--- flow/config.mk ---
export PLATFORM = sky130hd
export DESIGN_NAME = cordic
export DESIGN_NICKNAME = cordic
export VERILOG_FILES = /design/flow/design.v
export SDC_FILE = /design/flow/constraint.sdc
export NUM_CORES = 4
export LEC_CHECK = 0
export ABC_AREA = 0
export CAP_MARGIN = 25
export CELL_PAD_IN_SITES_DETAIL_PLACEMENT = 1
export CELL_PAD_IN_SITES_GLOBAL_PLACEMENT = 3
export CORE_ASPECT_RATIO = 0.77
export CORE_MARGIN = 10
export CORE_UTILIZATION = 48
export CTS_CLUSTER_DIAMETER = 67
export CTS_CLUSTER_SIZE = 62
export GPL_ROUTABILITY_DRIVEN = 0
export GPL_TIMING_DRIVEN = 0
export MAX_ROUTING_LAYER = met4
export PLACE_DENSITY_LB_ADDON = 0.2
export SLEW_MARGIN = 5
export TNS_END_PERCENT = 65
--- flow/constraint.sdc ---
create_clock -name core_clock -period 7.1 [get_ports {clk}]
set_input_delay 1.4200 -clock core_clock [delete_from_list [all_inputs] [get_ports {clk}]]
set_output_delay 1.4200 -clock core_clock [all_outputs]
set_load 0.01 [all_outputs]
--- flow/design.v ---
module cordic #(parameter WIDTH = 32, ITER = 16)(
    input clk,
    input rst,
    input start,
    input mode,  
    input signed [WIDTH-1:0] x_in,
    input signed [WIDTH-1:0] y_in,
    input signed [WIDTH-1:0] z_in,
    output reg signed [WIDTH-1:0] x_out,
    output reg signed [WIDTH-1:0] y_out,
    output reg signed [WIDTH-1:0] z_out,
    output reg done
);
    localparam signed [WIDTH-1:0] K = 32'sd19898;   
    localparam IDLE = 2'd0, PROCESS = 2'd1, DONE = 2'd2;
    reg signed [WIDTH-1:0] x, y, z;
    reg [4:0] i;
    reg [1:0] state;
    reg mode_r;  
    function signed [WIDTH-1:0] atan_table;
        input [3:0] idx;
        case (idx)
            4'd0:  atan_table = 32'sd25736;
            4'd1:  atan_table = 32'sd15192;
            4'd2:  atan_table = 32'sd8027;
            4'd3:  atan_table = 32'sd4074;
            4'd4:  atan_table = 32'sd2045;
            4'd5:  atan_table = 32'sd1023;
            4'd6:  atan_table = 32'sd511;
            4'd7:  atan_table = 32'sd256;
            4'd8:  atan_table = 32'sd128;
            4'd9:  atan_table = 32'sd64;
            4'd10: atan_table = 32'sd32;
            4'd11: atan_table = 32'sd16;
            4'd12: atan_table = 32'sd8;
            4'd13: atan_table = 32'sd4;
            4'd14: atan_table = 32'sd2;
            default: atan_table = 32'sd1;
        endcase
    endfunction
    always @(posedge clk or posedge rst) begin
        if (rst) begin
            state <= IDLE;
            done <= 0;
            x <= 0; y <= 0; z <= 0;
            x_out <= 0; y_out <= 0; z_out <= 0;
            i <= 0;
            mode_r <= 0;
        end 
        else begin
            case (state)
                IDLE: begin
                    done <= 0;
                    if (start) begin
                        x <= mode ? x_in : K;
                        y <= mode ? y_in : 0;
                        z <= mode ? 0 : z_in;
                        mode_r <= mode;
                        i <= 0;
                        state <= PROCESS;
                    end
                end
                PROCESS: begin
                    if (i < ITER) begin
                        if ((mode_r == 0 && z >= 0) || (mode_r == 1 && y < 0)) begin
                            x <= x - (y >>> i);
                            y <= y + (x >>> i);
                            z <= z - atan_table(i[3:0]);
                        end 
                        else begin
                            x <= x + (y >>> i);
                            y <= y - (x >>> i);
                            z <= z + atan_table(i[3:0]);
                        end
                        i <= i + 1;
                    end 
                    else begin
                        x_out <= x;
                        y_out <= y;
                        z_out <= z;
                        done <= 1;
                        state <= DONE;
                    end
                end
                DONE: begin
                    done <= 0;      
                    state <= IDLE;   
                end
            endcase
        end
    end
endmodule
--- flow/run.sh ---
#!/bin/bash
# the make line also repeats each setting of config.mk as NAME=value (left out here)
make -C /OpenROAD-flow-scripts/flow DESIGN_CONFIG=/design/flow/config.mk WORK_HOME=/design/flow/orfs CLKGATE_MAP_FILE= finish
==> flow_metrics.env, run 1 <==
# flow metrics
export IMPL_outcome="aborted with a tool error"
export IMPL_flow_stopped_at="global placement without I/O (3_1_place_gp_skip_io)"
export IMPL_error_message="[ERROR FLW-0024] Place density exceeds 1.0 (current PLACE_DENSITY_LB_ADDON =  0.2). Please check if the value of  PLACE_DENSITY_LB_ADDON is between 0 and 0.99."
export IMPL_std_cell_rows=63
export IMPL_syn_area_per_cell_um2=9.035
export IMPL_die_h_um=193.9
export IMPL_floorplan_nets=2302
export IMPL_ys_sh_mux=0.1857
export IMPL_core_area_mm2=0.03862
export IMPL_ys_warn_count=1
export IMPL_syn_cell_area_mm2=0.01886
export IMPL_ys_seq_frac=0.2681
export IMPL_yosysUniqueCellTypes=94
export IMPL_die_x_um=245.9
export IMPL_logic_family="AND-OR/OR-AND gates"
export IMPL_async_flop_share=1.000
export IMPL_yosys_area_mm2=0.01886
export IMPL_aoi_share=0.2174
export IMPL_most_common_cell="nor2_1"
export IMPL_ys_ff=202
export IMPL_topCellsByArea="dfrtp_1 (27%), ha_1 (7.4%), mux2_2 (7.3%)"
export IMPL_simple_gate_area_frac=0.1409
export IMPL_ys_cells=2087
export IMPL_ys_sh_xor=0.06874
export IMPL_top_area_frac=0.2667
export IMPL_fp_util=0.4882
export IMPL_dieArea_mm2=0.04768
export IMPL_synthCells=2087
export IMPL_top_cells_by_count="nor2_1 (214), dfrtp_1 (201), nand2_1 (187)"
export IMPL_flop_cell="dfrtp_1"
export IMPL_fa_ha_area_frac=0.07750
export IMPL_synth_edff_count=0
export IMPL_top_area_cell="dfrtp_1"
==> run 2: changes to the inputs <==
ABC_AREA = 1   (was 0)
CAP_MARGIN = 20   (was 25)
CELL_PAD_IN_SITES_DETAIL_PLACEMENT = 0   (was 1)
CELL_PAD_IN_SITES_GLOBAL_PLACEMENT = 2   (was 3)
CORE_ASPECT_RATIO = not set   (was 0.77)
CORE_MARGIN = 2   (was 10)
CORE_UTILIZATION = 49   (was 48)
CTS_CLUSTER_DIAMETER = not set   (was 67)
CTS_CLUSTER_SIZE = not set   (was 62)
GPL_ROUTABILITY_DRIVEN = 1   (was 0)
GPL_TIMING_DRIVEN = not set   (was 0)
MAX_ROUTING_LAYER = not set   (was met4)
MIN_ROUTING_LAYER = met1   (was not set)
PLACE_DENSITY_LB_ADDON = 0.19   (was 0.2)
SETUP_SLACK_MARGIN = -0.02   (was not set)
SLEW_MARGIN = 20   (was 5)
TNS_END_PERCENT = not set   (was 65)
clock period = 6.75 ns   (was 7.1 ns; I/O delays follow)
==> flow_metrics.env, run 2 <==
# flow metrics
export IMPL_logic_family="simple AND/OR/NAND/NOR gates"
export IMPL_yosys_area_mm2=0.01914
export IMPL_ys_warn_count=1
export IMPL_flow_stopped_at="global placement without I/O (3_1_place_gp_skip_io)"
export IMPL_error_message="[ERROR FLW-0024] Place density exceeds 1.0 (current PLACE_DENSITY_LB_ADDON =  0.19). Please check if the value of  PLACE_DENSITY_LB_ADDON is between 0 and 0.99."
export IMPL_synth_edff_count=0
export IMPL_topCellsByArea="dfrtp_1 (26%), nand2_1 (17%), nand3_1 (8.9%)"
export IMPL_std_cell_rows=72
export IMPL_fa_ha_area_frac=0.07637
export IMPL_top_area_frac=0.2628
export IMPL_ys_seq_frac=0.2642
export IMPL_syn_cell_area_mm2=0.01914
export IMPL_async_flop_share=1.000
export IMPL_ys_ff=202
export IMPL_top_cells_by_count="nand2_1 (868), nand3_1 (341), a21oi_1 (290)"
export IMPL_top_area_cell="dfrtp_1"
export IMPL_die_h_um=201.6
export IMPL_ys_sh_mux=0
export IMPL_fp_util=0.4963
export IMPL_syn_area_per_cell_um2=6.465
export IMPL_flop_cell="dfrtp_1"
export IMPL_simple_gate_area_frac=0.3529
export IMPL_outcome="aborted with a tool error"
export IMPL_core_area_mm2=0.03856
export IMPL_ys_cells=2960
export IMPL_ys_sh_xor=0.04982
export IMPL_synthCells=2960
export IMPL_die_x_um=201.6
export IMPL_dieArea_mm2=0.04065
export IMPL_yosysUniqueCellTypes=61
export IMPL_most_common_cell="nand2_1"
export IMPL_aoi_share=0.1777
export IMPL_floorplan_nets=3175
==> run 3: changes to the inputs <==
CAP_MARGIN = 25   (was 20)
CELL_PAD_IN_SITES_DETAIL_PLACEMENT = 1   (was 0)
CELL_PAD_IN_SITES_GLOBAL_PLACEMENT = 1   (was 2)
CORE_UTILIZATION = 63   (was 49)
GPL_ROUTABILITY_DRIVEN = 0   (was 1)
MAX_ROUTING_LAYER = met4   (was not set)
MIN_ROUTING_LAYER = not set   (was met1)
PLACE_DENSITY_LB_ADDON = not set   (was 0.19)
SETUP_SLACK_MARGIN = not set   (was -0.02)
clock period = 7.1 ns   (was 6.75 ns; I/O delays follow)
==> flow_metrics.env, run 3 <==
# flow metrics
export IMPL_outcome="aborted with a tool error"
export IMPL_flow_stopped_at="global placement without I/O (3_1_place_gp_skip_io)"
export IMPL_error_message="[ERROR GPL-0301] Utilization 104.266 % exceeds 100%."
export IMPL_floorplan_nets=3175
export IMPL_async_flop_share=1.000
export IMPL_synth_edff_count=0
export IMPL_yosysUniqueCellTypes=61
export IMPL_ys_ff=202
export IMPL_fp_util=0.6422
export IMPL_top_area_cell="dfrtp_1"
export IMPL_fa_ha_area_frac=0.07637
export IMPL_most_common_cell="nand2_1"
export IMPL_yosys_area_mm2=0.01914
export IMPL_ys_cells=2960
export IMPL_ys_sh_xor=0.04982
export IMPL_ys_warn_count=1
export IMPL_top_cells_by_count="nand2_1 (868), nand3_1 (341), a21oi_1 (290)"
export IMPL_syn_cell_area_mm2=0.01914
export IMPL_die_h_um=178.3
export IMPL_aoi_share=0.1777
export IMPL_die_x_um=178.3
export IMPL_std_cell_rows=63
export IMPL_top_area_frac=0.2628
export IMPL_logic_family="simple AND/OR/NAND/NOR gates"
export IMPL_flop_cell="dfrtp_1"
export IMPL_ys_sh_mux=0
export IMPL_topCellsByArea="dfrtp_1 (26%), nand2_1 (17%), nand3_1 (8.9%)"
export IMPL_dieArea_mm2=0.03178
export IMPL_simple_gate_area_frac=0.3529
export IMPL_core_area_mm2=0.02980
export IMPL_syn_area_per_cell_um2=6.465
export IMPL_synthCells=2960
export IMPL_ys_seq_frac=0.2642
==> run 4: changes to the inputs <==
ABC_AREA = not set   (was 1)
CELL_PAD_IN_SITES_DETAIL_PLACEMENT = 0   (was 1)
CELL_PAD_IN_SITES_GLOBAL_PLACEMENT = not set   (was 1)
CORE_ASPECT_RATIO = 0.89   (was not set)
CORE_UTILIZATION = 72   (was 63)
CTS_CLUSTER_SIZE = 86   (was not set)
GPL_ROUTABILITY_DRIVEN = not set   (was 0)
PLACE_DENSITY_LB_ADDON = 0.27   (was not set)
SETUP_SLACK_MARGIN = -0.4   (was not set)
SLEW_MARGIN = 40   (was 20)
clock period = 4.93 ns   (was 7.1 ns; I/O delays follow)
==> flow_metrics.env, run 4 <==
# flow metrics
export IMPL_io_pins=197
export IMPL_synth_edff_count=0
export IMPL_syn_cell_area_mm2=0.01886
export IMPL_ys_warn_count=1
export IMPL_top_area_frac=0.2667
export IMPL_logic_family="AND-OR/OR-AND gates"
export IMPL_fa_ha_area_frac=0.07750
export IMPL_async_flop_share=1.000
export IMPL_floorplan_nets=2302
export IMPL_die_x_um=175.5
export IMPL_ys_ff=202
export IMPL_ys_sh_mux=0.1857
export IMPL_error_message="[ERROR DPL-0038] Utilization greater than 100%, impossible to legalize"
export IMPL_top_area_cell="dfrtp_1"
export IMPL_flow_stopped_at="clock tree synthesis (4_1_cts)"
export IMPL_gp_congestion=1.256
export IMPL_ys_sh_xor=0.06874
export IMPL_aoi_share=0.2174
export IMPL_ys_seq_frac=0.2681
export IMPL_flop_cell="dfrtp_1"
export IMPL_most_common_cell="nor2_1"
export IMPL_core_area_mm2=0.02560
export IMPL_yosys_area_mm2=0.01886
export IMPL_ys_cells=2087
export IMPL_simple_gate_area_frac=0.1409
export IMPL_yosysUniqueCellTypes=94
export IMPL_syn_area_per_cell_um2=9.035
export IMPL_dieArea_mm2=0.02750
export IMPL_std_cell_rows=55
export IMPL_topCellsByArea="dfrtp_1 (27%), ha_1 (7.4%), mux2_2 (7.3%)"
export IMPL_port_buffers=196
export IMPL_outcome="aborted with a tool error"
export IMPL_fp_util=0.7366
export IMPL_synthCells=2087
export IMPL_die_h_um=156.7
export IMPL_dpl_hpwl_um=67690
export IMPL_top_cells_by_count="nor2_1 (214), dfrtp_1 (201), nand2_1 (187)"
-- run 4: per-stage QoR --
| stage | instance area (um^2) | hold slack, ns | std cells | utilization | setup WS (ns) |
|---|---|---|---|---|---|
| 3_3_place_gp | 24530 | 0.4473 | 2975 | 0.9583 | -0.6374 |
| 3_5_place_dp | 24540 | 0.4922 | 2975 | 0.9586 | -1.064 |
| 2_1_floorplan | 18990 | 0.4374 | 2087 | - | -0.5236 |
==> run 5: changes to the inputs <==
CAP_MARGIN = 20   (was 25)
CELL_PAD_IN_SITES_DETAIL_PLACEMENT = not set   (was 0)
CORE_ASPECT_RATIO = not set   (was 0.89)
CTS_CLUSTER_SIZE = not set   (was 86)
MAX_ROUTING_LAYER = not set   (was met4)
PLACE_DENSITY_LB_ADDON = not set   (was 0.27)
SETUP_SLACK_MARGIN = -0.38   (was -0.4)
SLEW_MARGIN = 20   (was 40)
clock period = 5.85 ns   (was 4.93 ns; I/O delays follow)
==> flow_metrics.env, run 5 <==
# flow metrics
export IMPL_grt_pass1_wl_um=103800
export IMPL_setup_viol=11
export IMPL_topCellsByArea="dfrtp_1 (27%), ha_1 (7.4%), mux2_2 (7.3%)"
export IMPL_grt_pass1_vias=19370
export IMPL_vias_per_cell=7.351
export IMPL_critPathCapture="x[30]"
export IMPL_drv_slew=0
export IMPL_crit_path_end_kind="flop"
export IMPL_dp_cells=2633
export IMPL_worst_hold_path_type="reg2reg"
export IMPL_log_warning_count=43
export IMPL_critPathMaxStageDelay_ns=0.60
export IMPL_clk_pin_slew_worst_paths_ns=0.06
export IMPL_cp_num_buf_inv=4
export IMPL_gp_congestion=1.161
export IMPL_fp_util=0.7278
export IMPL_antenna_cells=0
export IMPL_fin_ws_ns=-0.2086
export IMPL_arrival_ns=6.53
export IMPL_clock_path_buffers=3
export IMPL_hold_end="state[0]"
export IMPL_antenna_found_initial=1
export IMPL_start_kind="flop"
export IMPL_port_buffers=196
export IMPL_drc=0
export IMPL_flop_cell="dfrtp_1"
export IMPL_grt_max_degree=124
export IMPL_areaGrowthSynthToFinish_pct=20.49
export IMPL_post_place_ws_ns=-0.1541
export IMPL_yosys_area_mm2=0.01886
export IMPL_syn_area_per_cell_um2=9.035
export IMPL_first_iter_violations=3308
export IMPL_grt_ovfl_total=0
export IMPL_async_flop_share=1.000
export IMPL_fmax_ghz=0.1651
export IMPL_simple_gate_area_frac=0.1409
export IMPL_syn_cell_area_mm2=0.01886
export IMPL_crit_family="AND-OR/OR-AND gates"
export IMPL_logic_family="AND-OR/OR-AND gates"
export IMPL_floorplan_nets=2302
export IMPL_holdPathStages=1
export IMPL_synth_edff_count=0
export IMPL_final_cells=2677
export IMPL_aoi_share=0.2174
export IMPL_n_fill_cell=1354
export IMPL_dr_pass1_iters=23
export IMPL_tightest_slew_ns=1.054
export IMPL_grtUsageTotal=0.4690
export IMPL_fin_crit_sh=1.036
export IMPL_top_cells_by_count="nor2_1 (214), dfrtp_1 (201), nand2_1 (187)"
export IMPL_cts_buffers=23
export IMPL_std_cell_rows=59
export IMPL_vias=19680
export IMPL_hold_violations=0
export IMPL_path_cells="buf_12 -> nor3_1 -> buf_4 -> mux2i_1 -> mux2i_1 -> a221oi_1 -> buf_4 -> and3b_1 -> nand2_1 -> o21ai_0 -> xor2_1 -> ha_1 -> a21o_1 -> a21oi_1 -> buf_4 -> nand2_1 -> a21oi_1 -> o21a_1 -> o31ai_1 -> o31a_1 -> o31a_1 -> nor4_1 -> a41oi_1 -> a31oi_1"
export IMPL_critPathRequiredTime_ns=6.32
export IMPL_synthCells=2087
export IMPL_final_area_mm2=0.02272
export IMPL_reg2regPathDepth=24
export IMPL_fin_crit_ns=6.059
export IMPL_top_area_cell="dfrtp_1"
export IMPL_cpMaxStageDelayCell="dfrtp_4"
export IMPL_ys_seq_frac=0.2681
export IMPL_clock_latency_ns=0.55
export IMPL_yosysUniqueCellTypes=94
export IMPL_maxCapViolCount=0
export IMPL_dieArea_mm2=0.02750
export IMPL_skew_ns=0.01592
export IMPL_most_common_cell="nor2_1"
export IMPL_ys_warn_count=1
export IMPL_die_x_um=165.8
export IMPL_outcome="finished with violations"
export IMPL_hold_start="state[1]"
export IMPL_core_area_mm2=0.02591
export IMPL_ys_sh_xor=0.06874
export IMPL_placed_area_mm2=0.02186
export IMPL_ys_sh_mux=0.1857
export IMPL_r2r_start="i[1]"
export IMPL_cts_tree="built"
export IMPL_fin_nets=2542
export IMPL_crit_type="reg2reg"
export IMPL_path_depth=24
export IMPL_worstSetupStartpoint="i[1]"
export IMPL_cts_root_buffer="clkbuf_16"
export IMPL_post_drt_wl_per_cell_um=24.92
export IMPL_top_area_frac=0.2667
export IMPL_rrSetupSlack_ns=-0.21
export IMPL_maxSlewHeadroom=0.2974
export IMPL_ys_cells=2087
export IMPL_routed_wl_um=66700
export IMPL_ys_ff=202
export IMPL_check_faults="negative setup slack"
export IMPL_crit_path_frequent_cell="buf_4"
export IMPL_tns_ns=-0.9354
export IMPL_dpl_hpwl_um=46360
export IMPL_path_max_fanout=39
export IMPL_r2r_end="x[30]"
export IMPL_clkSinkCount=202
export IMPL_antenna_left=0
export IMPL_die_h_um=165.8
export IMPL_fa_ha_area_frac=0.07750
export IMPL_io_pins=197
export IMPL_htree_levels=1
## run 5: stage by stage
stage | hold WS [ns] | util
2_1_floorplan | 0.4374 | -
3_3_place_gp | 0.4459 | 0.8436
3_5_place_dp | 0.4673 | 0.8436
4_1_cts | 0.4811 | 0.8739
5_1_grt | 0.4859 | 0.8769
6_report | 0.4844 | 0.8769
## run 5: routing by layer
layer	GRT usage	wire length, um	up-vias
met1	0.5823	22650	9153
li1	-	-	8287
met5	0	28	-
met2	0.7346	29390	1676
met3	0.1487	9832	560
met4	0.2503	4805	2
## run 5: timing repair
action                     in CTS  in global routing
hold buffers                    0                  0
buffers inserted                0                  4
gates resized                   0                  6
setup endpoints to repair       0                 25
## run 5: final cells by class
class	instances	area, um^2	area share
multi-input cells	1710	13080	0.5758
flip-flops and latches	202	5067	0.2230
repair buffers	347	3203	0.1410
clock buffers	27	610.6	0.02687
well taps	335	419.2	0.01845
clock inverters	13	172.7	0.007600
inverters	43	165.2	0.007269
==> run 6: changes to the inputs <==
ABC_AREA = 1   (was not set)
CAP_MARGIN = 0   (was 20)
CORE_ASPECT_RATIO = 1.47   (was not set)
CTS_CLUSTER_DIAMETER = 272   (was not set)
CTS_CLUSTER_SIZE = 13   (was not set)
HOLD_SLACK_MARGIN = 0.3   (was not set)
PLACE_DENSITY = 0.42   (was not set)
SETUP_SLACK_MARGIN = not set   (was -0.38)
TNS_END_PERCENT = 5   (was not set)
clock period = 3.77 ns   (was 5.85 ns; I/O delays follow)
==> flow_metrics.env, run 6 <==
# flow metrics
export IMPL_gp_congestion=1.197
export IMPL_port_buffers=196
export IMPL_ys_sh_mux=0
export IMPL_ys_cells=2960
export IMPL_io_pins=197
export IMPL_synth_edff_count=0
export IMPL_die_h_um=201.7
export IMPL_core_area_mm2=0.02622
export IMPL_flop_cell="dfrtp_1"
export IMPL_top_cells_by_count="nand2_1 (868), nand3_1 (341), a21oi_1 (290)"
export IMPL_floorplan_nets=3175
export IMPL_syn_area_per_cell_um2=6.465
export IMPL_simple_gate_area_frac=0.3529
export IMPL_post_place_ws_ns=-1.268
export IMPL_syn_cell_area_mm2=0.01914
export IMPL_die_x_um=138.5
export IMPL_ys_ff=202
export IMPL_yosysUniqueCellTypes=61
export IMPL_std_cell_rows=72
export IMPL_flow_stopped_at="clock tree synthesis (4_1_cts)"
export IMPL_synthCells=2960
export IMPL_most_common_cell="nand2_1"
export IMPL_topCellsByArea="dfrtp_1 (26%), nand2_1 (17%), nand3_1 (8.9%)"
export IMPL_fa_ha_area_frac=0.07637
export IMPL_ys_warn_count=1
export IMPL_top_area_frac=0.2628
export IMPL_top_area_cell="dfrtp_1"
export IMPL_outcome="aborted with a tool error"
export IMPL_async_flop_share=1.000
export IMPL_aoi_share=0.1777
export IMPL_ys_sh_xor=0.04982
export IMPL_ys_seq_frac=0.2642
export IMPL_error_message="[ERROR DPL-0038] Utilization greater than 100%, impossible to legalize"
export IMPL_fp_util=0.7300
export IMPL_logic_family="simple AND/OR/NAND/NOR gates"
export IMPL_dieArea_mm2=0.02792
export IMPL_yosys_area_mm2=0.01914
export IMPL_dpl_hpwl_um=71360
## run 6: per-stage QoR
stage / cells / utilization / instance area [um^2] / hold slack (ns)
after global placement: 3955 / 0.9746 / 25550 / 0.4435
after detailed placement: 3955 / 0.9746 / 25550 / 0.4702
after floorplan: 2960 / - / 19140 / 0.4356
==> run 7: changes to the inputs <==
ABC_AREA = not set   (was 1)
CAP_MARGIN = 25   (was 0)
CELL_PAD_IN_SITES_DETAIL_PLACEMENT = 0   (was not set)
CORE_ASPECT_RATIO = not set   (was 1.47)
CORE_UTILIZATION = 70   (was 72)
CTS_CLUSTER_DIAMETER = not set   (was 272)
CTS_CLUSTER_SIZE = not set   (was 13)
HOLD_SLACK_MARGIN = not set   (was 0.3)
MAX_ROUTING_LAYER = met5   (was not set)
PLACE_DENSITY = not set   (was 0.42)
TNS_END_PERCENT = not set   (was 5)
clock period = 4.62 ns   (was 3.77 ns; I/O delays follow)
==> flow_metrics.env, run 7 <==
# flow metrics
export IMPL_outcome="aborted with a tool error"
export IMPL_flow_stopped_at="clock tree synthesis (4_1_cts)"
export IMPL_error_message="[ERROR DPL-0038] Utilization greater than 100%, impossible to legalize"
export IMPL_gp_congestion=1.241
export IMPL_core_area_mm2=0.02673
export IMPL_ys_warn_count=1
export IMPL_logic_family="AND-OR/OR-AND gates"
export IMPL_flop_cell="dfrtp_1"
export IMPL_top_cells_by_count="nor2_1 (214), dfrtp_1 (201), nand2_1 (187)"
export IMPL_ys_sh_mux=0.1857
export IMPL_placed_area_mm2=0.02545
export IMPL_ys_sh_xor=0.06874
export IMPL_port_buffers=196
export IMPL_io_pins=197
export IMPL_die_x_um=168.1
export IMPL_fa_ha_area_frac=0.07750
export IMPL_syn_cell_area_mm2=0.01886
export IMPL_synth_edff_count=0
export IMPL_topCellsByArea="dfrtp_1 (27%), ha_1 (7.4%), mux2_2 (7.3%)"
export IMPL_floorplan_nets=2302
export IMPL_yosys_area_mm2=0.01886
export IMPL_dpl_hpwl_um=66920
export IMPL_most_common_cell="nor2_1"
export IMPL_yosysUniqueCellTypes=94
export IMPL_simple_gate_area_frac=0.1409
export IMPL_aoi_share=0.2174
export IMPL_fp_util=0.7056
export IMPL_die_h_um=168.1
export IMPL_top_area_frac=0.2667
export IMPL_ys_seq_frac=0.2681
export IMPL_dieArea_mm2=0.02827
export IMPL_syn_area_per_cell_um2=9.035
export IMPL_synthCells=2087
export IMPL_std_cell_rows=60
export IMPL_top_area_cell="dfrtp_1"
export IMPL_ys_ff=202
export IMPL_post_place_ws_ns=-1.305
export IMPL_ys_cells=2087
export IMPL_async_flop_share=1.000
[run 7: stage by stage]
stage / util / instances / hold WS [ns]
floorplan: - / 2087 / 0.4374
global placement: 0.9522 / 3081 / 0.4659
detailed placement: 0.9522 / 3081 / 0.4669
==> run 8: changes to the inputs <==
ABC_AREA = 1   (was not set)
CORE_UTILIZATION = 72   (was 70)
CTS_CLUSTER_SIZE = 15   (was not set)
SETUP_SLACK_MARGIN = 1.16   (was not set)
clock period = 3.89 ns   (was 4.62 ns; I/O delays follow)
==> flow_metrics.env, run 8 <==
# flow metrics
export IMPL_outcome="aborted with a tool error"
export IMPL_flow_stopped_at="detailed placement (3_5_place_dp)"
export IMPL_error_message="Error: detail_place.tcl, 38 bad optional access"
export IMPL_topCellsByArea="dfrtp_1 (26%), nand2_1 (17%), nand3_1 (8.9%)"
export IMPL_ys_sh_xor=0.04982
export IMPL_std_cell_rows=59
export IMPL_core_area_mm2=0.02606
export IMPL_fa_ha_area_frac=0.07637
export IMPL_logic_family="simple AND/OR/NAND/NOR gates"
export IMPL_port_buffers=196
export IMPL_ys_ff=202
export IMPL_ys_warn_count=1
export IMPL_flop_cell="dfrtp_1"
export IMPL_floorplan_nets=3175
export IMPL_yosys_area_mm2=0.01914
export IMPL_top_area_cell="dfrtp_1"
export IMPL_ys_sh_mux=0
export IMPL_ys_seq_frac=0.2642
export IMPL_synthCells=2960
export IMPL_syn_cell_area_mm2=0.01914
export IMPL_ys_cells=2960
export IMPL_die_x_um=167.0
export IMPL_yosysUniqueCellTypes=61
export IMPL_simple_gate_area_frac=0.3529
export IMPL_fp_util=0.7343
export IMPL_top_cells_by_count="nand2_1 (868), nand3_1 (341), a21oi_1 (290)"
export IMPL_io_pins=197
export IMPL_dieArea_mm2=0.02790
export IMPL_top_area_frac=0.2628
export IMPL_synth_edff_count=0
export IMPL_gp_congestion=1.209
export IMPL_syn_area_per_cell_um2=6.465
export IMPL_async_flop_share=1.000
export IMPL_die_h_um=167.0
export IMPL_aoi_share=0.1777
export IMPL_most_common_cell="nand2_1"
-- run 8: through the flow --
stage / setup TNS (ns) / setup slack (ns)
after floorplan: -0.9732 / -0.1859
after global placement: -10.52 / -0.7018
==> run 9: changes to the inputs <==
ABC_AREA = not set   (was 1)
CAP_MARGIN = 20   (was 25)
CELL_PAD_IN_SITES_DETAIL_PLACEMENT = not set   (was 0)
CORE_ASPECT_RATIO = 0.92   (was not set)
CORE_UTILIZATION = 70   (was 72)
CTS_CLUSTER_DIAMETER = 213   (was not set)
CTS_CLUSTER_SIZE = 54   (was 15)
HOLD_SLACK_MARGIN = -0.09   (was not set)
MAX_ROUTING_LAYER = not set   (was met5)
SETUP_SLACK_MARGIN = -0.38   (was 1.16)
clock period = 5.35 ns   (was 3.89 ns; I/O delays follow)
==> flow_metrics.env, run 9 <==
# flow metrics
export IMPL_ys_ff=202
export IMPL_flop_cell="dfrtp_1"
export IMPL_synthCells=2087
export IMPL_topCellsByArea="dfrtp_1 (27%), ha_1 (7.4%), mux2_2 (7.3%)"
export IMPL_post_place_ws_ns=-0.5909
export IMPL_syn_cell_area_mm2=0.01886
export IMPL_fa_ha_area_frac=0.07750
export IMPL_cts_buffers=7
export IMPL_dpl_hpwl_um=53310
export IMPL_fp_util=0.7127
export IMPL_top_cells_by_count="nor2_1 (214), dfrtp_1 (201), nand2_1 (187)"
export IMPL_flow_stopped_at="global routing (5_1_grt)"
export IMPL_die_x_um=175.1
export IMPL_aoi_share=0.2174
export IMPL_cts_hold_fix_buffers=0
export IMPL_outcome="aborted with a tool error"
export IMPL_die_h_um=161.4
export IMPL_logic_family="AND-OR/OR-AND gates"
export IMPL_syn_area_per_cell_um2=9.035
export IMPL_ys_sh_mux=0.1857
export IMPL_ys_cells=2087
export IMPL_async_flop_share=1.000
export IMPL_floorplan_nets=2302
export IMPL_port_buffers=196
export IMPL_std_cell_rows=57
export IMPL_top_area_frac=0.2667
export IMPL_synth_edff_count=0
export IMPL_dp_cells=2878
export IMPL_top_area_cell="dfrtp_1"
export IMPL_most_common_cell="nor2_1"
export IMPL_yosys_area_mm2=0.01886
export IMPL_ys_warn_count=1
export IMPL_placed_area_mm2=0.02364
export IMPL_clock_path_buffers=3
export IMPL_yosysUniqueCellTypes=94
export IMPL_ys_seq_frac=0.2681
export IMPL_ys_sh_xor=0.06874
export IMPL_simple_gate_area_frac=0.1409
export IMPL_io_pins=197
export IMPL_clkSinkCount=202
export IMPL_htree_levels=1
export IMPL_gp_congestion=1.211
export IMPL_dieArea_mm2=0.02827
export IMPL_core_area_mm2=0.02646
export IMPL_cts_root_buffer="clkbuf_16"
[run 9: per-stage QoR]
step / hold slack (ns) / setup TNS, ns
global placement: 0.4551 / -2.552
detailed placement: 0.4733 / -8.567
CTS: 0.5145 / -6.144
floorplan: 0.4374 / -2.515
[run 9: repair_timing]
item,4_1_cts
setup endpoints to repair,17
setup buffers,5
cloned,0
pin swaps,3
resized,15
==> run 10: changes to the inputs <==
ABC_AREA = 1   (was not set)
CELL_PAD_IN_SITES_DETAIL_PLACEMENT = 1   (was not set)
CORE_ASPECT_RATIO = not set   (was 0.92)
CORE_UTILIZATION = 63   (was 70)
CTS_CLUSTER_DIAMETER = 197   (was 213)
CTS_CLUSTER_SIZE = not set   (was 54)
GPL_ROUTABILITY_DRIVEN = 1   (was not set)
GPL_TIMING_DRIVEN = 0   (was not set)
HOLD_SLACK_MARGIN = 0.08   (was -0.09)
MAX_ROUTING_LAYER = met5   (was not set)
MIN_ROUTING_LAYER = met1   (was not set)
PLACE_DENSITY_LB_ADDON = 0.04   (was not set)
SETUP_SLACK_MARGIN = not set   (was -0.38)
clock period = 4.31 ns   (was 5.35 ns; I/O delays follow)
==> flow_metrics.env, run 10 <==
# flow metrics
export IMPL_outcome="aborted with a tool error"
export IMPL_yosysUniqueCellTypes=61
export IMPL_error_message="[ERROR DPL-0033] detailed placement checks failed during check placement."
export IMPL_ys_ff=202
export IMPL_synthCells=2960
export IMPL_most_common_cell="nand2_1"
export IMPL_syn_cell_area_mm2=0.01914
export IMPL_fp_util=0.6422
export IMPL_std_cell_rows=63
export IMPL_ys_sh_xor=0.04982
export IMPL_aoi_share=0.1777
export IMPL_logic_family="simple AND/OR/NAND/NOR gates"
export IMPL_ys_seq_frac=0.2642
export IMPL_floorplan_nets=3175
export IMPL_yosys_area_mm2=0.01914
export IMPL_io_pins=197
export IMPL_flop_cell="dfrtp_1"
export IMPL_top_area_cell="dfrtp_1"
export IMPL_ys_cells=2960
export IMPL_flow_stopped_at="detailed placement (3_5_place_dp)"
export IMPL_ys_sh_mux=0
export IMPL_topCellsByArea="dfrtp_1 (26%), nand2_1 (17%), nand3_1 (8.9%)"
export IMPL_core_area_mm2=0.02980
export IMPL_syn_area_per_cell_um2=6.465
export IMPL_top_area_frac=0.2628
export IMPL_gp_congestion=1.331
export IMPL_fa_ha_area_frac=0.07637
export IMPL_dieArea_mm2=0.03178
export IMPL_die_x_um=178.3
export IMPL_simple_gate_area_frac=0.3529
export IMPL_async_flop_share=1.000
export IMPL_synth_edff_count=0
export IMPL_ys_warn_count=1
export IMPL_top_cells_by_count="nand2_1 (868), nand3_1 (341), a21oi_1 (290)"
export IMPL_die_h_um=178.3
export IMPL_port_buffers=196
## run 10: per-stage QoR
stage	cell area (um^2)	TNS, ns	hold WS (ns)	instances	worst slack (ns)
floorplan	19140	0	0.4356	2960	0.08193
global placement	21590	-165.24	0.4508	3546	-1.458
==> run 11: changes to the inputs <==
CAP_MARGIN = 35   (was 20)
CELL_PAD_IN_SITES_DETAIL_PLACEMENT = not set   (was 1)
CORE_ASPECT_RATIO = 0.51   (was not set)
CORE_UTILIZATION = 40   (was 63)
CTS_CLUSTER_DIAMETER = not set   (was 197)
CTS_CLUSTER_SIZE = 80   (was not set)
GPL_ROUTABILITY_DRIVEN = 0   (was 1)
HOLD_SLACK_MARGIN = not set   (was 0.08)
MAX_ROUTING_LAYER = not set   (was met5)
MIN_ROUTING_LAYER = not set   (was met1)
PLACE_DENSITY_LB_ADDON = not set   (was 0.04)
SLEW_MARGIN = 15   (was 20)
TNS_END_PERCENT = 5   (was not set)
clock period = 7.0 ns   (was 4.31 ns; I/O delays follow)
==> flow_metrics.env, run 11 <==
# flow metrics
export IMPL_ctsResizeCount=0
export IMPL_rrSetupSlack_ns=0.61
export IMPL_hold_start="z_out[22]"
export IMPL_reg2regPathDepth=16
export IMPL_die_h_um=160.2
export IMPL_most_common_cell="nand2_1"
export IMPL_cts_tree="built"
export IMPL_r2r_end="y[31]"
export IMPL_clkSinkCount=202
export IMPL_flop_cell="dfrtp_1"
export IMPL_critPathRequiredTime_ns=7.49
export IMPL_start_kind="flop"
export IMPL_yosys_area_mm2=0.01914
export IMPL_crit_type="reg2reg"
export IMPL_ys_sh_mux=0
export IMPL_vias_per_cell=5.995
export IMPL_crit_path_end_kind="flop"
export IMPL_post_route_util=0.4811
export IMPL_fin_ws_ns=0.6068
export IMPL_top_area_frac=0.2628
export IMPL_clock_path_buffers=3
export IMPL_floorplan_nets=3175
export IMPL_drc=0
export IMPL_post_drt_wl_per_cell_um=22.99
export IMPL_rsz0062_at_grt="false"
export IMPL_log_warning_count=41
export IMPL_ys_seq_frac=0.2642
export IMPL_ys_warn_count=1
export IMPL_worstSetupStartpoint="y[31]"
export IMPL_maxCapViolCount=0
export IMPL_drv_slew=0
export IMPL_cts_buffers=22
export IMPL_fin_crit_sh=0.9133
export IMPL_path_depth=16
export IMPL_top_cells_by_count="nand2_1 (868), nand3_1 (341), a21oi_1 (290)"
export IMPL_maxSlewHeadroom=0.2846
export IMPL_setup_viol=0
export IMPL_std_cell_rows=57
export IMPL_fin_nets=3403
export IMPL_critPathMaxStageDelay_ns=0.74
export IMPL_async_flop_share=1.000
export IMPL_logic_family="simple AND/OR/NAND/NOR gates"
export IMPL_antenna_found_initial=4
export IMPL_critPathCapture="y[31]"
export IMPL_fa_ha_area_frac=0.07637
export IMPL_syn_cell_area_mm2=0.01914
export IMPL_fin_crit_ns=6.393
export IMPL_grtUsageTotal=0.3457
export IMPL_top_area_cell="dfrtp_1"
export IMPL_ys_cells=2960
export IMPL_areaGrowthSynthToFinish_pct=19.24
export IMPL_die_x_um=310.3
export IMPL_grt_pass1_wl_um=129700
export IMPL_crit_family="AND-OR/OR-AND gates"
export IMPL_dpl_hpwl_um=71750
export IMPL_antenna_left=0
export IMPL_hold_end="z_out[22]"
export IMPL_crit_path_frequent_cell="o21ai_0"
export IMPL_path_cells="clkbuf_1 -> nand2_1 -> o21ai_1 -> inv_2 -> buf_1 -> clkbuf_1 -> o21ai_0 -> ha_1 -> a31oi_1 -> o21ai_0 -> a21oi_1 -> o21ai_0 -> a41oi_1 -> nand3_1 -> nand3_1 -> a21oi_1"
export IMPL_grt_max_degree=109
export IMPL_io_pins=197
export IMPL_ys_ff=202
export IMPL_ys_sh_xor=0.04982
export IMPL_first_iter_violations=4057
export IMPL_port_buffers=196
export IMPL_worst_hold_path_type="reg2reg"
export IMPL_grt_pass1_vias=20430
export IMPL_arrival_ns=6.88
export IMPL_skew_ns=0.02017
export IMPL_fmax_ghz=0.1564
export IMPL_post_place_ws_ns=1.046
export IMPL_cpMaxStageDelayCell="clkbuf_1"
export IMPL_cp_num_buf_inv=4
export IMPL_syn_area_per_cell_um2=6.465
export IMPL_cts_root_buffer="clkbuf_16"
export IMPL_core_area_mm2=0.04743
export IMPL_outcome="complete, no violations"
export IMPL_vias=23110
export IMPL_hold_violations=0
export IMPL_clk_pin_slew_worst_paths_ns=0.07
export IMPL_topCellsByArea="dfrtp_1 (26%), nand2_1 (17%), nand3_1 (8.9%)"
export IMPL_routed_wl_um=88650
export IMPL_synth_edff_count=0
export IMPL_cts_setup_buffers=0
export IMPL_aoi_share=0.1777
export IMPL_tightest_slew_ns=1.063
export IMPL_synthCells=2960
export IMPL_simple_gate_area_frac=0.3529
export IMPL_clock_latency_ns=0.56
export IMPL_grt_ovfl_total=0
export IMPL_path_max_fanout=10
export IMPL_fp_util=0.4035
export IMPL_r2r_start="y[31]"
export IMPL_htree_levels=1
export IMPL_dr_pass1_iters=17
export IMPL_holdPathStages=2
export IMPL_yosysUniqueCellTypes=61
export IMPL_cts_hold_fix_buffers=0
export IMPL_dieArea_mm2=0.04971
==> run 11: area by class of cell <==
cell class	instances	area (um^2)
plain buffers	135	654.4
well taps	649	812.0
multi-input cells	2396	12570
inverters	227	864.6
flip-flops and latches	202	5056
clock buffers	26	595.6
diodes	3	7.507
clock inverters	13	163.9
fillers	4859	24610
repair buffers	204	2092
==> run 11: stage by stage <==
step	std cells	area (um^2)	hold slack [ns]	TNS, ns
after CTS	3850	22790	0.4786	0
after floorplan	2960	19140	0.4356	0
after detailed placement	3811	22030	0.4626	0
final	3855	22820	0.4785	0
after global placement	3805	21910	0.4508	-573.76
after global routing	3855	22820	0.5056	0
==> run 11: routing by layer <==
layer | vias to the layer above | track usage | routed length [um]
met5 | - | 0.03779 | 347
met2 | 1668 | 0.4147 | 30790
met4 | 13 | 0.06653 | 2215
met3 | 209 | 0.1740 | 15650
li1 | 10390 | - | -
met1 | 10830 | 0.5284 | 39640
==> run 12: changes to the inputs <==
ABC_AREA = not set   (was 1)
CAP_MARGIN = 25   (was 35)
CELL_PAD_IN_SITES_DETAIL_PLACEMENT = 0   (was not set)
CORE_ASPECT_RATIO = not set   (was 0.51)
CORE_UTILIZATION = 72   (was 40)
CTS_CLUSTER_DIAMETER = 165   (was not set)
CTS_CLUSTER_SIZE = 79   (was 80)
GPL_ROUTABILITY_DRIVEN = not set   (was 0)
GPL_TIMING_DRIVEN = not set   (was 0)
MAX_ROUTING_LAYER = met5   (was not set)
PLACE_DENSITY_LB_ADDON = 0.24   (was not set)
SETUP_SLACK_MARGIN = -0.4   (was not set)
SLEW_MARGIN = 20   (was 15)
clock period = 5.02 ns   (was 7.0 ns; I/O delays follow)
==> flow_metrics.env, run 12 <==
# flow metrics
export IMPL_die_h_um=165.8
export IMPL_logic_family="AND-OR/OR-AND gates"
export IMPL_syn_area_per_cell_um2=9.035
export IMPL_yosys_area_mm2=0.01886
export IMPL_die_x_um=165.8
export IMPL_port_buffers=196
export IMPL_top_cells_by_count="nor2_1 (214), dfrtp_1 (201), nand2_1 (187)"
export IMPL_topCellsByArea="dfrtp_1 (27%), ha_1 (7.4%), mux2_2 (7.3%)"
export IMPL_io_pins=197
export IMPL_gp_congestion=1.230
export IMPL_core_area_mm2=0.02591
export IMPL_ys_warn_count=1
export IMPL_top_area_cell="dfrtp_1"
export IMPL_synth_edff_count=0
export IMPL_yosysUniqueCellTypes=94
export IMPL_std_cell_rows=59
export IMPL_synthCells=2087
export IMPL_ys_seq_frac=0.2681
export IMPL_ys_cells=2087
export IMPL_fp_util=0.7278
export IMPL_floorplan_nets=2302
export IMPL_flow_stopped_at="clock tree synthesis (4_1_cts)"
export IMPL_dieArea_mm2=0.02750
export IMPL_placed_area_mm2=0.02481
export IMPL_dpl_hpwl_um=68750
export IMPL_outcome="aborted with a tool error"
export IMPL_error_message="[ERROR DPL-0038] Utilization greater than 100%, impossible to legalize"
export IMPL_most_common_cell="nor2_1"
export IMPL_aoi_share=0.2174
export IMPL_ys_sh_mux=0.1857
export IMPL_simple_gate_area_frac=0.1409
export IMPL_fa_ha_area_frac=0.07750
export IMPL_syn_cell_area_mm2=0.01886
export IMPL_top_area_frac=0.2667
export IMPL_flop_cell="dfrtp_1"
export IMPL_ys_sh_xor=0.06874
export IMPL_async_flop_share=1.000
export IMPL_ys_ff=202
## run 12: stage by stage
| stage | utilization | setup WS [ns] | hold slack [ns] | cells |
|---|---|---|---|---|
| 3_5_place_dp | 0.9575 | -1.348 | 0.4804 | 3021 |
| 3_3_place_gp | 0.9575 | -0.6845 | 0.4473 | 3021 |
| 2_1_floorplan | - | -1.027 | 0.4374 | 2087 |
==> run 13: changes to the inputs <==
CAP_MARGIN = 20   (was 25)
CELL_PAD_IN_SITES_DETAIL_PLACEMENT = not set   (was 0)
CORE_UTILIZATION = 57   (was 72)
CTS_CLUSTER_DIAMETER = not set   (was 165)
CTS_CLUSTER_SIZE = not set   (was 79)
MAX_ROUTING_LAYER = not set   (was met5)
PLACE_DENSITY_LB_ADDON = not set   (was 0.24)
SETUP_SLACK_MARGIN = not set   (was -0.4)
TNS_END_PERCENT = not set   (was 5)
clock period = 4.14 ns   (was 5.02 ns; I/O delays follow)
==> flow_metrics.env, run 13 <==
# flow metrics
export IMPL_rsz0062_at_grt="true"
export IMPL_cpMaxStageDelayCell="dfrtp_4"
export IMPL_crit_type="reg2reg"
export IMPL_holdPathStages=1
export IMPL_cts_tree="built"
export IMPL_yosys_area_mm2=0.01886
export IMPL_top_area_frac=0.2667
export IMPL_arrival_ns=6.57
export IMPL_top_area_cell="dfrtp_1"
export IMPL_flop_cell="dfrtp_1"
export IMPL_std_cell_rows=66
export IMPL_die_h_um=185.9
export IMPL_port_buffers=196
export IMPL_hold_end="state[0]"
export IMPL_outcome="finished with violations"
export IMPL_critPathRequiredTime_ns=4.57
export IMPL_crit_path_end_kind="flop"
export IMPL_ys_sh_mux=0.1857
export IMPL_check_faults="negative setup slack"
export IMPL_worstSetupStartpoint="i[0]"
export IMPL_post_drt_wl_per_cell_um=28.32
export IMPL_vias_per_cell=7.097
export IMPL_cts_hold_fix_buffers=0
export IMPL_ys_cells=2087
export IMPL_cts_root_buffer="clkbuf_16"
export IMPL_ys_ff=202
export IMPL_clock_latency_ns=0.57
export IMPL_syn_cell_area_mm2=0.01886
export IMPL_fin_crit_sh=1.483
export IMPL_vias=23770
export IMPL_most_common_cell="nor2_1"
export IMPL_syn_area_per_cell_um2=9.035
export IMPL_core_area_mm2=0.03254
export IMPL_cts_buffers=24
export IMPL_r2r_start="i[0]"
export IMPL_dieArea_mm2=0.03455
export IMPL_cp_num_buf_inv=11
export IMPL_antenna_left=0
export IMPL_tightest_slew_ns=1.299
export IMPL_aoi_share=0.2174
export IMPL_floorplan_nets=2302
export IMPL_critPathCapture="x[25]"
export IMPL_topCellsByArea="dfrtp_1 (27%), ha_1 (7.4%), mux2_2 (7.3%)"
export IMPL_r2r_end="x[25]"
export IMPL_fin_crit_ns=6.139
export IMPL_skew_ns=0.02202
export IMPL_critPathMaxStageDelay_ns=0.55
export IMPL_ys_seq_frac=0.2681
export IMPL_fin_nets=3092
export IMPL_fin_ws_ns=-1.999
export IMPL_dpl_hpwl_um=58390
export IMPL_fmax_ghz=0.1629
export IMPL_fp_util=0.5796
export IMPL_crit_family="buffers and inverters"
export IMPL_grt_pass1_vias=21860
export IMPL_worst_hold_path_type="reg2reg"
export IMPL_n_fill_cell=1517
export IMPL_hold_violations=0
export IMPL_routed_wl_um=94830
export IMPL_grt_pass1_wl_um=122300
export IMPL_top_cells_by_count="nor2_1 (214), dfrtp_1 (201), nand2_1 (187)"
export IMPL_synth_edff_count=0
export IMPL_grt_ovfl_total=0
export IMPL_tns_ns=-88.48
export IMPL_areaGrowthSynthToFinish_pct=53.25
export IMPL_clk_pin_slew_worst_paths_ns=0.07
export IMPL_hold_start="state[1]"
export IMPL_ys_warn_count=1
export IMPL_grtUsageTotal=0.4580
export IMPL_logic_family="AND-OR/OR-AND gates"
export IMPL_log_warning_count=44
export IMPL_dr_pass1_iters=12
export IMPL_die_x_um=185.9
export IMPL_fa_ha_area_frac=0.07750
export IMPL_crit_path_frequent_cell="buf_4"
export IMPL_async_flop_share=1.000
export IMPL_rrSetupSlack_ns=-2.00
export IMPL_ys_sh_xor=0.06874
export IMPL_maxSlewHeadroom=0.1287
export IMPL_io_pins=197
export IMPL_clock_path_buffers=3
export IMPL_maxCapViolCount=0
export IMPL_htree_levels=1
export IMPL_start_kind="flop"
export IMPL_drc=0
export IMPL_reg2regPathDepth=28
export IMPL_path_depth=28
export IMPL_antenna_found_initial=19
export IMPL_drv_slew=0
export IMPL_grt_max_degree=89
export IMPL_simple_gate_area_frac=0.1409
export IMPL_gp_congestion=1.152
export IMPL_path_max_fanout=6
export IMPL_first_iter_violations=4185
export IMPL_setup_viol=81
export IMPL_clkSinkCount=202
export IMPL_yosysUniqueCellTypes=94
export IMPL_synthCells=2087
==> run 13: per-layer routing <==
layer | vias to the layer above | track usage | wire (um) | share of wire
met5 | - | 0 | 286 | 0.0030
met3 | 897 | 0.09626 | 13700 | 0.14
met4 | 16 | 0.2655 | 8981 | 0.095
met2 | 2292 | 0.7433 | 40570 | 0.43
li1 | 9410 | - | - | -
met1 | 11150 | 0.5642 | 31290 | 0.33
==> run 13: what timing repair did <==
action                     CTS  global route
resized                     99           232
buffers inserted            20            47
cloned                       2             2
setup endpoints to repair   76            80
pin swaps                   27           115
==> run 13: metrics by stage <==
step	cell area [um^2]	hold WS, ns	utilization	cells	setup WS [ns]
2_1_floorplan	19110	0.4374	-	2087	-1.318
3_3_place_gp	26000	0.4521	0.7991	3226	-1.365
3_5_place_dp	26000	0.4644	0.7991	3226	-1.487
4_1_cts	27430	0.4792	0.8429	3292	-1.261
5_1_grt	28870	0.4927	0.8874	3339	-2.081
6_report	28900	0.4784	0.8882	3349	-1.999
==> run 13: layout make-up <==
type / count / area, um^2 / share of cell area
Timing Repair Buffer: 896 / 7661 / 0.2651
Clock inverter: 14 / 191.4 / 0.006625
Inverter: 43 / 168.9 / 0.005845
Antenna cell: 12 / 30.03 / 0.001039
Multi-Input combinational cell: 1710 / 14560 / 0.5040
Sequential cell: 202 / 5066 / 0.1753
Clock buffer: 30 / 663.1 / 0.02295
Tap cell: 442 / 553.0 / 0.01914
==> run 14: changes to the inputs <==
CORE_MARGIN = 3   (was 2)
CORE_UTILIZATION = 38   (was 57)
CTS_CLUSTER_DIAMETER = 321   (was not set)
HOLD_SLACK_MARGIN = 0.25   (was not set)
MIN_ROUTING_LAYER = met2   (was not set)
PLACE_DENSITY_LB_ADDON = 0.16   (was not set)
SETUP_SLACK_MARGIN = -0.25   (was not set)
TNS_END_PERCENT = 95   (was not set)
clock period = 6.85 ns   (was 4.14 ns; I/O delays follow)
==> flow_metrics.env, run 14 <==
# flow metrics
export IMPL_die_h_um=228.8
export IMPL_post_place_ws_ns=0.5041
export IMPL_core_area_mm2=0.04895
export IMPL_crit_family="AND-OR/OR-AND gates"
export IMPL_areaGrowthSynthToFinish_pct=21.79
export IMPL_fin_nets=2510
export IMPL_r2r_start="i[1]"
export IMPL_antenna_found_initial=6
export IMPL_synth_edff_count=0
export IMPL_ys_seq_frac=0.2681
export IMPL_syn_cell_area_mm2=0.01886
export IMPL_cts_hold_fix_buffers=0
export IMPL_hold_violations=0
export IMPL_simple_gate_area_frac=0.1409
export IMPL_path_cells="buf_12 -> nor2_1 -> a211oi_1 -> a21oi_1 -> ha_1 -> nand2_1 -> nor3b_1 -> nand3_1 -> o21ai_0 -> xnor2_1 -> ha_1 -> o21a_1 -> o21a_1 -> o21a_1 -> o22ai_1 -> o311ai_0 -> nand2_1 -> o211ai_1 -> a21oi_1 -> xnor2_1 -> mux2i_1 -> a21oi_1"
export IMPL_critPathMaxStageDelay_ns=0.64
export IMPL_routed_wl_um=80600
export IMPL_cts_root_buffer="clkbuf_16"
export IMPL_logic_area_mm2=0.01306
export IMPL_tightest_slew_ns=1.167
export IMPL_ys_cells=2087
export IMPL_maxSlewHeadroom=0.2217
export IMPL_ys_warn_count=1
export IMPL_async_flop_share=1.000
export IMPL_topCellsByArea="dfrtp_1 (27%), ha_1 (7.4%), mux2_2 (7.3%)"
export IMPL_floorplan_nets=2302
export IMPL_dieArea_mm2=0.05233
export IMPL_cpMaxStageDelayCell="o311ai_0"
export IMPL_syn_area_per_cell_um2=9.035
export IMPL_fp_util=0.3852
export IMPL_drv_slew=0
export IMPL_crit_path_end_kind="flop"
export IMPL_flop_cell="dfrtp_1"
export IMPL_hold_start="state[1]"
export IMPL_cp_num_buf_inv=1
export IMPL_fmax_ghz=0.1525
export IMPL_synthCells=2087
export IMPL_grt_pass1_wl_um=119100
export IMPL_drc=0
export IMPL_cts_buffers=25
export IMPL_reg2regPathDepth=22
export IMPL_worstSetupStartpoint="i[1]"
export IMPL_r2r_end="z[31]"
export IMPL_vias=24950
export IMPL_port_buffers=196
export IMPL_setup_viol=0
export IMPL_antenna_left=0
export IMPL_clock_path_buffers=3
export IMPL_clk_pin_slew_worst_paths_ns=0.07
export IMPL_gp_congestion=1.036
export IMPL_first_iter_violations=5026
export IMPL_skew_ns=0.02025
export IMPL_vias_per_cell=8.312
export IMPL_crit_type="reg2reg"
export IMPL_top_area_frac=0.2667
export IMPL_die_x_um=228.8
export IMPL_yosysUniqueCellTypes=94
export IMPL_n_fill_cell=4779
export IMPL_ys_ff=202
export IMPL_log_warning_count=42
export IMPL_top_area_cell="dfrtp_1"
export IMPL_post_drt_wl_per_cell_um=26.85
export IMPL_clkSinkCount=202
export IMPL_grt_pass1_vias=27890
export IMPL_grtUsageTotal=0.4449
export IMPL_io_pins=197
export IMPL_path_max_fanout=50
export IMPL_post_route_util=0.4692
export IMPL_critPathRequiredTime_ns=7.28
export IMPL_regArea_mm2=0.005066
export IMPL_outcome="complete, no violations"
export IMPL_top_cells_by_count="nor2_1 (214), dfrtp_1 (201), nand2_1 (187)"
export IMPL_grt_ovfl_total=0
export IMPL_clock_latency_ns=0.57
export IMPL_logic_family="AND-OR/OR-AND gates"
export IMPL_dpl_hpwl_um=59610
export IMPL_cts_tree="built"
export IMPL_fin_ws_ns=0.2909
export IMPL_worst_hold_path_type="reg2reg"
export IMPL_fin_crit_ns=6.559
export IMPL_start_kind="flop"
export IMPL_aoi_share=0.2174
export IMPL_arrival_ns=6.99
export IMPL_std_cell_rows=81
export IMPL_most_common_cell="nor2_1"
export IMPL_path_depth=22
export IMPL_htree_levels=1
export IMPL_holdPathStages=1
export IMPL_dr_pass1_iters=15
export IMPL_yosys_area_mm2=0.01886
export IMPL_ys_sh_xor=0.06874
export IMPL_hold_end="state[0]"
export IMPL_maxCapViolCount=0
export IMPL_ys_sh_mux=0.1857
export IMPL_rrSetupSlack_ns=0.29
export IMPL_critPathCapture="z[31]"
export IMPL_grt_max_degree=119
export IMPL_fin_crit_sh=0.9575
export IMPL_fa_ha_area_frac=0.07750
## run 14: per-layer routing
layer / part of all wire / vias to the layer above / routed length, um / global-route usage
li1: - / 8167 / - / -
met1: 0 / 8526 / 0 / -
met2: 0.47 / 7323 / 37740 / 0.5130
met3: 0.42 / 900 / 33860 / 0.6092
met4: 0.097 / 38 / 7781 / 0.08741
met5: 0.015 / - / 1219 / 0.2344
## run 14: final cells by class
cell class              count  area share
well taps                 664     0.03618
multi-input cells        1710      0.5688
inverters                  43    0.007355
clock inverters             9    0.003323
diodes                     26    0.002833
clock buffers              35     0.03149
flip-flops and latches    202      0.2206
repair buffers            313      0.1294
## run 14: timing repair
item / 4_1_cts / 5_1_grt
buffers inserted: 0 / 1
setup endpoints to repair: 0 / 1
gates resized: 0 / 0
## run 14: per-stage QoR
step / hold slack [ns] / setup TNS (ns) / std cells / instance area (um^2)
global placement: 0.4530 / 0 / 2931 / 22070
floorplan: 0.4374 / -5.841 / 2087 / 18860
CTS: 0.4696 / 0 / 2975 / 22870
finish: 0.4654 / 0 / 3002 / 22970
global route: 0.5101 / -0.6423 / 3001 / 22960
detailed placement: 0.4561 / 0 / 2931 / 22070
==> run 15: changes to the inputs <==
CAP_MARGIN = 25   (was 20)
CELL_PAD_IN_SITES_DETAIL_PLACEMENT = 0   (was not set)
CORE_MARGIN = 2   (was 3)
CORE_UTILIZATION = 72   (was 38)
CTS_CLUSTER_DIAMETER = 165   (was 321)
CTS_CLUSTER_SIZE = 79   (was not set)
HOLD_SLACK_MARGIN = not set   (was 0.25)
MAX_ROUTING_LAYER = met5   (was not set)
MIN_ROUTING_LAYER = not set   (was met2)
PLACE_DENSITY_LB_ADDON = 0.24   (was 0.16)
SETUP_SLACK_MARGIN = not set   (was -0.25)
TNS_END_PERCENT = 5   (was 95)
clock period = 5.09 ns   (was 6.85 ns; I/O delays follow)
==> flow_metrics.env, run 15 <==
# flow metrics
export IMPL_ys_ff=202
export IMPL_io_pins=197
export IMPL_top_area_cell="dfrtp_1"
export IMPL_floorplan_nets=2302
export IMPL_dp_cells=2988
export IMPL_die_x_um=165.8
export IMPL_syn_area_per_cell_um2=9.035
export IMPL_flop_cell="dfrtp_1"
export IMPL_flow_stopped_at="clock tree synthesis (4_1_cts)"
export IMPL_simple_gate_area_frac=0.1409
export IMPL_placed_area_mm2=0.02454
export IMPL_yosys_area_mm2=0.01886
export IMPL_ys_sh_xor=0.06874
export IMPL_async_flop_share=1.000
export IMPL_outcome="aborted with a tool error"
export IMPL_ys_sh_mux=0.1857
export IMPL_dieArea_mm2=0.02750
export IMPL_gp_congestion=1.221
export IMPL_ys_warn_count=1
export IMPL_yosysUniqueCellTypes=94
export IMPL_aoi_share=0.2174
export IMPL_ys_seq_frac=0.2681
export IMPL_dpl_hpwl_um=64020
export IMPL_die_h_um=165.8
export IMPL_top_area_frac=0.2667
export IMPL_error_message="[ERROR DPL-0033] detailed placement checks failed during check placement."
export IMPL_synth_edff_count=0
export IMPL_core_area_mm2=0.02591
export IMPL_logic_family="AND-OR/OR-AND gates"
export IMPL_port_buffers=196
export IMPL_synthCells=2087
export IMPL_fa_ha_area_frac=0.07750
export IMPL_top_cells_by_count="nor2_1 (214), dfrtp_1 (201), nand2_1 (187)"
export IMPL_ys_cells=2087
export IMPL_topCellsByArea="dfrtp_1 (27%), ha_1 (7.4%), mux2_2 (7.3%)"
export IMPL_fp_util=0.7278
export IMPL_most_common_cell="nor2_1"
export IMPL_std_cell_rows=59
export IMPL_syn_cell_area_mm2=0.01886
-- run 15: per-stage QoR --
| stage | setup slack [ns] | util |
|---|---|---|
| 2_1_floorplan | -0.9573 | - |
| 3_3_place_gp | -0.6882 | 0.9470 |
| 3_5_place_dp | -1.219 | 0.9470 |
==> run 16: changes to the inputs <==
CAP_MARGIN = 20   (was 25)
CELL_PAD_IN_SITES_DETAIL_PLACEMENT = not set   (was 0)
CORE_UTILIZATION = 17   (was 72)
CTS_CLUSTER_DIAMETER = not set   (was 165)
CTS_CLUSTER_SIZE = not set   (was 79)
MAX_ROUTING_LAYER = not set   (was met5)
PLACE_DENSITY_LB_ADDON = not set   (was 0.24)
TNS_END_PERCENT = not set   (was 5)
clock period = 7.96 ns   (was 5.09 ns; I/O delays follow)
==> flow_metrics.env, run 16 <==
# flow metrics
export IMPL_clock_latency_ns=0.59
export IMPL_top_area_frac=0.2667
export IMPL_yosys_area_mm2=0.01886
export IMPL_worstSetupStartpoint="i[0]"
export IMPL_fa_ha_area_frac=0.07750
export IMPL_path_max_fanout=65
export IMPL_ys_cells=2087
export IMPL_die_h_um=337.1
export IMPL_cts_setup_buffers=0
export IMPL_cts_root_buffer="clkbuf_16"
export IMPL_critPathMaxStageDelay_ns=0.89
export IMPL_ys_seq_frac=0.2681
export IMPL_fin_nets=2436
export IMPL_antenna_left=0
export IMPL_grt_use_met3=0.01605
export IMPL_simple_gate_area_frac=0.1409
export IMPL_post_place_ws_ns=1.236
export IMPL_met1_usage=0.1743
export IMPL_critPathCapture="z[24]"
export IMPL_tightest_slew_ns=0.9715
export IMPL_final_area_mm2=0.02344
export IMPL_io_pins=197
export IMPL_top_area_cell="dfrtp_1"
export IMPL_r2r_start="i[0]"
export IMPL_drc=0
export IMPL_ctsResizeCount=0
export IMPL_std_cell_rows=122
export IMPL_cts_buffers=27
export IMPL_vias_per_cell=4.709
export IMPL_clkSinkCount=202
export IMPL_fin_crit_sh=0.8537
export IMPL_fmax_ghz=0.1472
export IMPL_vias=17570
export IMPL_n_fill_cell=12030
export IMPL_crit_family="AND-OR/OR-AND gates"
export IMPL_syn_cell_area_mm2=0.01886
export IMPL_synth_edff_count=0
export IMPL_maxSlewHeadroom=0.3499
export IMPL_busiest_layer="met2"
export IMPL_rrSetupSlack_ns=1.16
export IMPL_cts_tree="built"
export IMPL_whs_ns=0.5011
export IMPL_clock_path_buffers=3
export IMPL_path_depth=22
export IMPL_worst_hold_path_type="reg2reg"
export IMPL_clk_pin_slew_worst_paths_ns=0.06
export IMPL_grt_ovfl_total=0
export IMPL_flop_cell="dfrtp_1"
export IMPL_arrival_ns=7.22
export IMPL_routed_wl_um=78110
export IMPL_topCellsByArea="dfrtp_1 (27%), ha_1 (7.4%), mux2_2 (7.3%)"
export IMPL_maxCapViolCount=0
export IMPL_async_flop_share=1.000
export IMPL_yosysUniqueCellTypes=94
export IMPL_crit_type="reg2reg"
export IMPL_ys_warn_count=1
export IMPL_first_iter_violations=1821
export IMPL_die_x_um=337.1
export IMPL_tns_ns=0
export IMPL_fin_ws_ns=1.165
export IMPL_setup_viol=0
export IMPL_areaGrowthSynthToFinish_pct=24.30
export IMPL_floorplan_nets=2302
export IMPL_critPathRequiredTime_ns=8.38
export IMPL_r2r_end="z[24]"
export IMPL_core_area_mm2=0.1104
export IMPL_logic_family="AND-OR/OR-AND gates"
export IMPL_ys_ff=202
export IMPL_grt_pass1_vias=16990
export IMPL_start_kind="flop"
export IMPL_ys_sh_xor=0.06874
export IMPL_reg2regPathDepth=22
export IMPL_port_buffers=196
export IMPL_post_drt_wl_per_cell_um=20.93
export IMPL_path_cells="buf_12 -> inv_1 -> ha_1 -> mux2_2 -> a21oi_1 -> and3_1 -> nand3_1 -> or3_1 -> o31ai_2 -> xor2_1 -> ha_1 -> a21o_1 -> a21o_1 -> a21o_1 -> a21oi_1 -> a211o_1 -> a31oi_1 -> a31oi_1 -> nor2_1 -> or3_1 -> a21oi_1 -> a211oi_1"
export IMPL_syn_area_per_cell_um2=9.035
export IMPL_crit_path_end_kind="flop"
export IMPL_dieArea_mm2=0.1136
export IMPL_rsz0062_at_grt="false"
export IMPL_htree_levels=1
export IMPL_dr_pass1_iters=6
export IMPL_top_cells_by_count="nor2_1 (214), dfrtp_1 (201), nand2_1 (187)"
export IMPL_met2_usage=0.2253
export IMPL_drv_slew=0
export IMPL_placed_area_mm2=0.02245
export IMPL_cp_num_buf_inv=2
export IMPL_skew_ns=0.02384
export IMPL_hold_start="y_out[27]"
export IMPL_log_warning_count=42
export IMPL_hold_end="y_out[27]"
export IMPL_fp_util=0.1709
export IMPL_cts_hold_fix_buffers=0
export IMPL_most_common_cell="nor2_1"
export IMPL_synthCells=2087
export IMPL_holdPathStages=1
export IMPL_grt_max_degree=126
export IMPL_antenna_found_initial=4
export IMPL_gp_congestion=0.9504
export IMPL_cpMaxStageDelayCell="dfrtp_4"
export IMPL_hold_violations=0
export IMPL_aoi_share=0.2174
export IMPL_grtUsageTotal=0.1324
export IMPL_fin_crit_ns=6.795
export IMPL_grt_pass1_wl_um=113900
export IMPL_dpl_hpwl_um=60460
export IMPL_outcome="complete, no violations"
export IMPL_ys_sh_mux=0.1857
-- run 16: layer usage --
metal	wire (um)	vias to the layer above
li1	-	8091
met1	33390	8634
met2	37450	709
met3	4772	135
met4	2491	2
met5	9	-
-- run 16: cell type report --
class                   instances  area, um^2  area share
multi-input cells            1710       13070      0.5574
flip-flops and latches        202        5065      0.2161
repair buffers                237        2295     0.09790
well taps                    1488        1862     0.07943
clock buffers                  35       765.7     0.03267
clock inverters                15       215.2    0.009182
inverters                      43       168.9    0.007207
diodes                          1       2.502   0.0001068
-- run 16: through the flow --
step	util	std cells
final	0.2124	3731
after global routing	0.2124	3730
after CTS	0.2123	3730
after detailed placement	0.2034	3680
after global placement	0.2034	3680
after floorplan	-	2087
